==> v8 <==
==> flow/design.v <==
module lab1 #
(
	parameter WIDTHIN = 16,		 
	parameter WIDTHOUT = 32,	 
	parameter [WIDTHIN-1:0] A0 = 16'b01_00000000000000,  
	parameter [WIDTHIN-1:0] A1 = 16'b01_00000000000000,  
	parameter [WIDTHIN-1:0] A2 = 16'b00_10000000000000,  
	parameter [WIDTHIN-1:0] A3 = 16'b00_00101010101010,  
	parameter [WIDTHIN-1:0] A4 = 16'b00_00001010101010,  
	parameter [WIDTHIN-1:0] A5 = 16'b00_00000010001000   
)
(
	input clk,
	input reset,	
	input i_valid,
	input i_ready,
	output o_valid,
	output o_ready,
	input [WIDTHIN-1:0] i_x,
	output [WIDTHOUT-1:0] o_y
);
logic [WIDTHIN-1:0] x;	 
logic [WIDTHOUT-1:0] y_Q;	 
logic valid_Q1;		 
logic valid_Q2;		 
logic valid_Q3;
logic valid_Q4;
logic valid_Q5;
logic valid_Q6;
logic valid_Q7;
logic [WIDTHOUT-1:0] ans;	
logic enable;
logic [WIDTHOUT-1:0] m0_out;  
logic [31:0] m0_res; 
logic [WIDTHOUT-1:0] a0_out;  
logic [WIDTHOUT-1:0] m1_out;  
logic [47:0] m1_res;
logic [WIDTHOUT-1:0] a1_out;  
logic [WIDTHOUT-1:0] m2_out;  
logic [47:0] m2_res; 
logic [WIDTHOUT-1:0] a2_out;  
logic [WIDTHOUT-1:0] m3_out;  
logic [47:0] m3_res;
logic [WIDTHOUT-1:0] a3_out;  
logic [WIDTHOUT-1:0] m4_out;  
logic [47:0] m4_res;
logic [WIDTHOUT-1:0] a4_out;  
logic [WIDTHOUT-1:0] y_D;
logic [15:0] A5_reg;
logic [31:0] A4_reg;
logic [31:0] A3_reg;
logic [31:0] A2_reg;
logic [31:0] A1_reg;
logic [31:0] A0_reg;
logic [WIDTHIN-1:0] x1;
logic [WIDTHIN-1:0] x2;
logic [WIDTHIN-1:0] x3;
logic [WIDTHIN-1:0] x4;
logic [WIDTHOUT-1:0] F1;
logic [WIDTHOUT-1:0] F2;
logic [WIDTHOUT-1:0] F3;
logic [WIDTHOUT-1:0] F4;
always_comb begin
		m0_res = A5_reg * x;
		m0_out = {3'b000, m0_res [31:3]};
		a0_out = m0_out + A4_reg;
		m1_res = F4 * x4;
		m1_out = m1_res[45:14];
		a1_out = m1_out + A3_reg;
		m2_res = F3 * x3;
		m2_out = m2_res[45:14];
		a2_out = m2_out + A2_reg;
		m3_res = F2 * x2;
		m3_out = m3_res[45:14];
		a3_out = m3_out + A1_reg;
		m4_res = F1 * x1;
		m4_out = m4_res[45:14];
		a4_out = m4_out + A0_reg ;
		enable = i_ready;
end
always @(posedge clk) begin
if (enable) begin
		A5_reg <= A5;
		A4_reg <= {5'b00000, A4, 11'b00000000000};
   	F4 <= a0_out;
		x4 <= x;
		A3_reg <= {5'b00000, A3, 11'b00000000000};
		F3 <= a1_out;
		x3 <= x4;
		A2_reg <= {5'b00000, A2, 11'b00000000000};
		F2 <= a2_out;
		x2 <= x3;
		A1_reg <= {5'b00000, A1, 11'b00000000000};
   	F1 <= a3_out;
		x1 <= x2;
		A0_reg <= {5'b00000, A0, 11'b00000000000};
end		
end
always_ff @(posedge clk or posedge reset) begin
	if (reset) begin
		valid_Q1 <= 1'b0;
		valid_Q2 <= 1'b0;
		valid_Q3 <= 1'b0;
		valid_Q4 <= 1'b0;
		valid_Q5 <= 1'b0;
		valid_Q6 <= 1'b0;
		x <= 0;
		y_Q <= 0;
	end 
	else if (enable) begin
		valid_Q1 <= i_valid;
		valid_Q2 <= valid_Q1;
		valid_Q3 <= valid_Q2;
		valid_Q4 <= valid_Q3;
		valid_Q5 <= valid_Q4;
		valid_Q6 <= valid_Q5;
		x <= i_x;
		y_Q <= y_D;
	end
end
assign y_D = a4_out;
assign o_y = y_Q;
assign o_ready = i_ready;   		
assign o_valid = valid_Q6 & i_ready;	
endmodule
==> flow/run.sh <==
#!/bin/bash
# the make line also repeats each setting of config.mk as NAME=value (left out here)
make -C /OpenROAD-flow-scripts/flow DESIGN_CONFIG=/design/flow/config.mk WORK_HOME=/design/flow/orfs CLKGATE_MAP_FILE= finish
==> flow/config.mk <==
export PLATFORM = sky130hd
export DESIGN_NAME = lab1
export DESIGN_NICKNAME = lab1
export VERILOG_FILES = /design/flow/design.v
export SDC_FILE = /design/flow/constraint.sdc
export NUM_CORES = 4
export LEC_CHECK = 0
export ABC_AREA = 1
export CAP_MARGIN = 20
export CELL_PAD_IN_SITES_DETAIL_PLACEMENT = 0
export CELL_PAD_IN_SITES_GLOBAL_PLACEMENT = 3
export CORE_ASPECT_RATIO = 0.81
export CORE_MARGIN = 2
export CORE_UTILIZATION = 30
export PLACE_DENSITY_LB_ADDON = 0.07
export SLEW_MARGIN = 20
export TNS_END_PERCENT = 5
==> flow/constraint.sdc <==
create_clock -name core_clock -period 7.82 [get_ports {clk}]
set_input_delay 1.5640 -clock core_clock [delete_from_list [all_inputs] [get_ports {clk}]]
set_output_delay 1.5640 -clock core_clock [all_outputs]
set_load 0.01 [all_outputs]
==> inputs of v12, as changes to v8 <==
ABC_AREA = default   (was 1)
CELL_PAD_IN_SITES_GLOBAL_PLACEMENT = 0   (was 3)
CORE_ASPECT_RATIO = default   (was 0.81)
CORE_UTILIZATION = 70   (was 30)
CTS_CLUSTER_SIZE = 52   (was default)
GPL_ROUTABILITY_DRIVEN = 1   (was default)
MAX_ROUTING_LAYER = met4   (was default)
PLACE_DENSITY_LB_ADDON = 0.01   (was 0.07)
SLEW_MARGIN = 5   (was 20)
TNS_END_PERCENT = default   (was 5)
==> flow/constraint.sdc (replaced) <==
create_clock -name core_clock -period 6.91 [get_ports {clk}]
set_input_delay 1.3820 -clock core_clock [delete_from_list [all_inputs] [get_ports {clk}]]
set_output_delay 1.3820 -clock core_clock [all_outputs]
set_load 0.01 [all_outputs]
==> job_summary.md <==
## Synthesis and layout report

| Metric | Value |
|---|---|
| Met2 Track Usage GR | 30.78% |
| Outcome | no timing/DRC/antenna violations |
| Non-filler instance count after layout | 11880 |
| Post-Layout Inst Area | 75470 um^2 |
| Average wire per cell in the routed design | roughly 20 um |
| Tmin final | 7.479 ns |
| Measured slew at the worst slew-check pin | 1.155 ns |
| Setup violators final | 0 |
| Adder-cell share of the synthesized area | 51.43% |
| Die Span X | 537.7 um |
(the above is from v8)
==> job_summary.md <==
## Synthesis and layout report

| Metric | Value |
|---|---|
| Die Span X | 306.8 um |
| Average wire per cell in the routed design | around 20 um |
| SO Viols | setup timing |
| Worst setup slack after layout | -0.3933 ns |
| Non-filler instance count after layout | 8805 |
| Outcome | complete, but fails checks |
| Measured slew at the worst slew-check pin | ~1 ns |
| Setup violators final | 18 |
| Post-Layout Inst Area | 76290 um^2 |
(the above is from v12)

* * *

==> inputs of trial 54 <==
Starts from the design.v that is shown in full above.
make LEC_CHECK=0 CAP_MARGIN=20 CORE_MARGIN=2 CORE_UTILIZATION=53 SLEW_MARGIN=20 finish   # period 7.83 ns
run.sh (not shown) runs the stock make flow with config.mk's settings and CLKGATE_MAP_FILE=.
==> inputs of build 32, as changes to trial 54 <==
--- a/flow/config.mk
+++ b/flow/config.mk
@@ -8,4 +8,12 @@
 export CAP_MARGIN = 20
-export CORE_MARGIN = 2
-export CORE_UTILIZATION = 53
+export CELL_PAD_IN_SITES_DETAIL_PLACEMENT = 0
+export CELL_PAD_IN_SITES_GLOBAL_PLACEMENT = 0
+export CORE_MARGIN = 9
+export CORE_UTILIZATION = 50
+export CTS_CLUSTER_SIZE = 37
+export GPL_ROUTABILITY_DRIVEN = 1
+export GPL_TIMING_DRIVEN = 0
+export MAX_ROUTING_LAYER = met5
+export MIN_ROUTING_LAYER = met2
+export PLACE_DENSITY = 0.48
 export SLEW_MARGIN = 20
==> flow/constraint.sdc (replaced) <==
create_clock -name core_clock -period 7.94 [get_ports {clk}]
set_input_delay 1.5880 -clock core_clock [delete_from_list [all_inputs] [get_ports {clk}]]
set_output_delay 1.5880 -clock core_clock [all_outputs]
set_load 0.01 [all_outputs]
==> inputs of build 34, as changes to trial 54 <==
--- a/flow/config.mk
+++ b/flow/config.mk
@@ -7,5 +7,14 @@
 export LEC_CHECK = 0
-export CAP_MARGIN = 20
-export CORE_MARGIN = 2
-export CORE_UTILIZATION = 53
+export ABC_AREA = 1
+export CAP_MARGIN = 15
+export CELL_PAD_IN_SITES_DETAIL_PLACEMENT = 1
+export CELL_PAD_IN_SITES_GLOBAL_PLACEMENT = 1
+export CORE_ASPECT_RATIO = 1.17
+export CORE_MARGIN = 10
+export CORE_UTILIZATION = 34
+export CTS_CLUSTER_SIZE = 25
+export HOLD_SLACK_MARGIN = 0.19
+export MAX_ROUTING_LAYER = met4
+export MIN_ROUTING_LAYER = met2
 export SLEW_MARGIN = 20
+export TNS_END_PERCENT = 35
==> flow/constraint.sdc (replaced) <==
create_clock -name core_clock -period 8.72 [get_ports {clk}]
set_input_delay 1.7440 -clock core_clock [delete_from_list [all_inputs] [get_ports {clk}]]
set_output_delay 1.7440 -clock core_clock [all_outputs]
set_load 0.01 [all_outputs]
==> inputs of trial 47, as changes to trial 54 <==
--- a/flow/config.mk
+++ b/flow/config.mk
@@ -9,3 +9,3 @@
 export CORE_MARGIN = 2
-export CORE_UTILIZATION = 53
+export CORE_UTILIZATION = 40
 export SLEW_MARGIN = 20
==> comparison <==
- The lowest cell count belongs to trial 54, the highest to build 34.
- The highest die size belongs to build 34, the lowest to trial 54.
- In trial 54 the clock skew is lower than in build 34, by 59 ps.
- In sequential cell count, trial 47 and trial 54 do not differ.
- Non-clock buffer count, lowest first: build 34, trial 47, trial 54, build 32.
- Of build 32 and build 34, build 34 has the higher wire length (gap about 12%, measured against build 34).
- Hold slack, highest first: trial 47, trial 54, build 32, build 34.
- The lowest via count belongs to trial 54, the highest to build 34.
- Sequential share of layout area is about the same in trial 47 and build 32.
- Between build 32 and trial 54, the lower critical path depth is in trial 54 (gap 3).

* * *

==> nickel: inputs <==
RTL: the design.v shown in full above, as it stands there.
clock: 6.45 ns
lec_check: 0
cap_margin: 10
core_margin: 2
core_utilization: 72
cts_cluster_size: 37
setup_slack_margin: 0.9
slew_margin: 20
==> inputs of fjord, as changes to nickel <==
CAP_MARGIN = 20   (was 10)
CTS_CLUSTER_SIZE = unset   (was 37)
PLACE_DENSITY_LB_ADDON = 0.0   (was unset)
SETUP_SLACK_MARGIN = 1.82   (was 0.9)
==> flow/constraint.sdc (replaced) <==
create_clock -name core_clock -period 7.8 [get_ports {clk}]
set_input_delay 1.5600 -clock core_clock [delete_from_list [all_inputs] [get_ports {clk}]]
set_output_delay 1.5600 -clock core_clock [all_outputs]
set_load 0.01 [all_outputs]
==> comparison <==
- In fjord the clock skew is higher than in nickel, by 0.015 ns.
- fjord finished clean. nickel finished but fails on setup timing.
- In fjord the non-clock buffer count is lower than in nickel, by 254.
- Of fjord and nickel, fjord has the higher register-to-register slack (gap 1.1 ns).

* * *

==> 08-04: inputs <==
Starts from the design.v that is shown in full above.
Settings: LEC_CHECK=0, CAP_MARGIN=20, CELL_PAD_IN_SITES_GLOBAL_PLACEMENT=3, CORE_MARGIN=2, CORE_UTILIZATION=35, CTS_CLUSTER_DIAMETER=220, GPL_TIMING_DRIVEN=0, MAX_ROUTING_LAYER=met4, MIN_ROUTING_LAYER=met1, PLACE_DENSITY_LB_ADDON=0.09, SETUP_SLACK_MARGIN=2.68, SLEW_MARGIN=20; clock period 11.1 ns.
==> inputs of 01-17, as changes to 08-04 <==
==> flow/config.mk (replaced) <==
export PLATFORM = sky130hd
export DESIGN_NAME = lab1
export DESIGN_NICKNAME = lab1
export VERILOG_FILES = /design/flow/design.v
export SDC_FILE = /design/flow/constraint.sdc
export NUM_CORES = 4
export LEC_CHECK = 0
export CAP_MARGIN = 20
export CORE_MARGIN = 2
export CORE_UTILIZATION = 72
export CTS_CLUSTER_DIAMETER = 213
export SETUP_SLACK_MARGIN = -0.46
export SLEW_MARGIN = 20
==> flow/constraint.sdc (replaced) <==
create_clock -name core_clock -period 4.72 [get_ports {clk}]
set_input_delay 0.9440 -clock core_clock [delete_from_list [all_inputs] [get_ports {clk}]]
set_output_delay 0.9440 -clock core_clock [all_outputs]
set_load 0.01 [all_outputs]
==> results <==
Of 08-04 and 01-17, 08-04 has the higher sequential share of layout area (gap 0.97 points).
Against 01-17, the final area of 08-04 is lower by 10%.
Of 01-17 and 08-04, 01-17 has the higher count of clock-buffer cells in the layout (gap 12).
Wire length: 01-17 is lower than 08-04 (about 13%).
08-04 completed without violations. 01-17 finished with negative setup slack left.
==> figures <==
                                                                                                              01-17                08-04
Buffers, non-clock                                                                                             1100                  459
Timing endpoint of the critical path                                                               F3[24]$_DFFE_PP_  y_Q[31]$_DFFE_PP0P_
Clock transition at the register clock pins on the worst setup and hold paths after CTS                     0.07 ns              0.06 ns
Number of fillers in the final layout                                                                          4392                19000
H-tree depth                                                                                                      2                    1
DRT Wirelength                                                                                               183 mm               211 mm
Antenna Cells                                                                                                     2                    1
Fraction of standard cell area that is sequential                                                             8.41%                9.38%
Post-route fraction of the period consumed by the critical path                                                156%                72.7%
Reg2Reg Depth                                                                                                    28                   24
Result of the run                                                                        complete, but fails checks  no timing/DRC/antenna violations
Violated checks                                                                                negative setup slack                    -

* * *

==> run Y: inputs <==
// lab1: RTL as listed in full above, without the edits since
clock: 7.82 ns
lec_check: 0
abc_area: 0
cap_margin: 20
cell_pad_in_sites_detail_placement: 1
cell_pad_in_sites_global_placement: 1
core_aspect_ratio: 0.81
core_margin: 9
core_utilization: 30
cts_cluster_size: 95
gpl_routability_driven: 0
max_routing_layer: met5
place_density_lb_addon: 0.07
setup_slack_margin: -0.18
slew_margin: 5
tns_end_percent: 5
==> run F (differences from run Y) <==
- ABC_AREA: 0 -> unset
- CELL_PAD_IN_SITES_DETAIL_PLACEMENT: 1 -> 2
- CELL_PAD_IN_SITES_GLOBAL_PLACEMENT: 1 -> 2
- CORE_ASPECT_RATIO: 0.81 -> unset
- CORE_MARGIN: 9 -> 2
- CORE_UTILIZATION: 30 -> 72
- CTS_CLUSTER_SIZE: 95 -> unset
- GPL_TIMING_DRIVEN: unset -> 1
- HOLD_SLACK_MARGIN: unset -> -0.04
- MAX_ROUTING_LAYER: met5 -> met4
- PLACE_DENSITY_LB_ADDON: 0.07 -> 0.26
- SETUP_SLACK_MARGIN: -0.18 -> unset
- SLEW_MARGIN: 5 -> 30
- TNS_END_PERCENT: 5 -> unset
==> flow/constraint.sdc (replaced) <==
create_clock -name core_clock -period 7.69 [get_ports {clk}]
set_input_delay 1.5380 -clock core_clock [delete_from_list [all_inputs] [get_ports {clk}]]
set_output_delay 1.5380 -clock core_clock [all_outputs]
set_load 0.01 [all_outputs]
==> run P (differences from run Y) <==
- ABC_AREA: 0 -> unset
- CELL_PAD_IN_SITES_DETAIL_PLACEMENT: 1 -> unset
- CELL_PAD_IN_SITES_GLOBAL_PLACEMENT: 1 -> unset
- CORE_ASPECT_RATIO: 0.81 -> unset
- CORE_MARGIN: 9 -> 2
- CORE_UTILIZATION: 30 -> 72
- CTS_CLUSTER_DIAMETER: unset -> 272
- CTS_CLUSTER_SIZE: 95 -> 34
- GPL_ROUTABILITY_DRIVEN: 0 -> unset
- MAX_ROUTING_LAYER: met5 -> unset
- PLACE_DENSITY: unset -> 0.95
- PLACE_DENSITY_LB_ADDON: 0.07 -> unset
- SETUP_SLACK_MARGIN: -0.18 -> -0.51
- SLEW_MARGIN: 5 -> 20
- TNS_END_PERCENT: 5 -> unset
==> flow/constraint.sdc (replaced) <==
create_clock -name core_clock -period 4.99 [get_ports {clk}]
set_input_delay 0.9980 -clock core_clock [delete_from_list [all_inputs] [get_ports {clk}]]
set_output_delay 0.9980 -clock core_clock [all_outputs]
set_load 0.01 [all_outputs]
==> comparison <==
Run Y produced a clean layout. Run F failed in 3_1_place_gp_skip_io (FLW-0024). Run P did not get past 5_1_grt (GRT-0116).
In area after synthesis, run P and run Y do not differ.
In die area, run F and run P do not differ.
In synthesized cell count, run F and run Y do not differ.
==> figures <==
Floorplan-stage core utilization: run Y 30.2%; run P 72.6%; run F 72.6%
Outcome: run Y no timing/DRC/antenna violations; run P did not finish; run F did not finish
Last stage reached: run Y -; run P 5_1_grt; run F 3_1_place_gp_skip_io
Sum of net half-perimeters after detailed placement: run Y 167,000 um; run P 182,000 um; run F -
Count of buffers inserted at the top-level ports: run Y 53; run P 53; run F -
Number of H-tree branching levels: run Y 2; run P 1; run F -
Std-Cell Rows: run Y 152; run P 109; run F 109
Number of buffers inserted for hold repair after clock tree synthesis: run Y 0; run P 0; run F -
CTS sink count: run Y 228; run P 228; run F -
Cell at the root of the clock tree: run Y clkbuf_16; run P clkbuf_16; run F -
Die ar.: run Y 231,000 um2; run P 91,500 um2; run F 91,500 um2
Clock buffers created by TritonCTS: run Y 34; run P 10; run F -
Core box area: run Y 212,000 um2; run P 88,400 um2; run F 88,400 um2
Clock buffer depth: run Y 3; run P 3; run F -
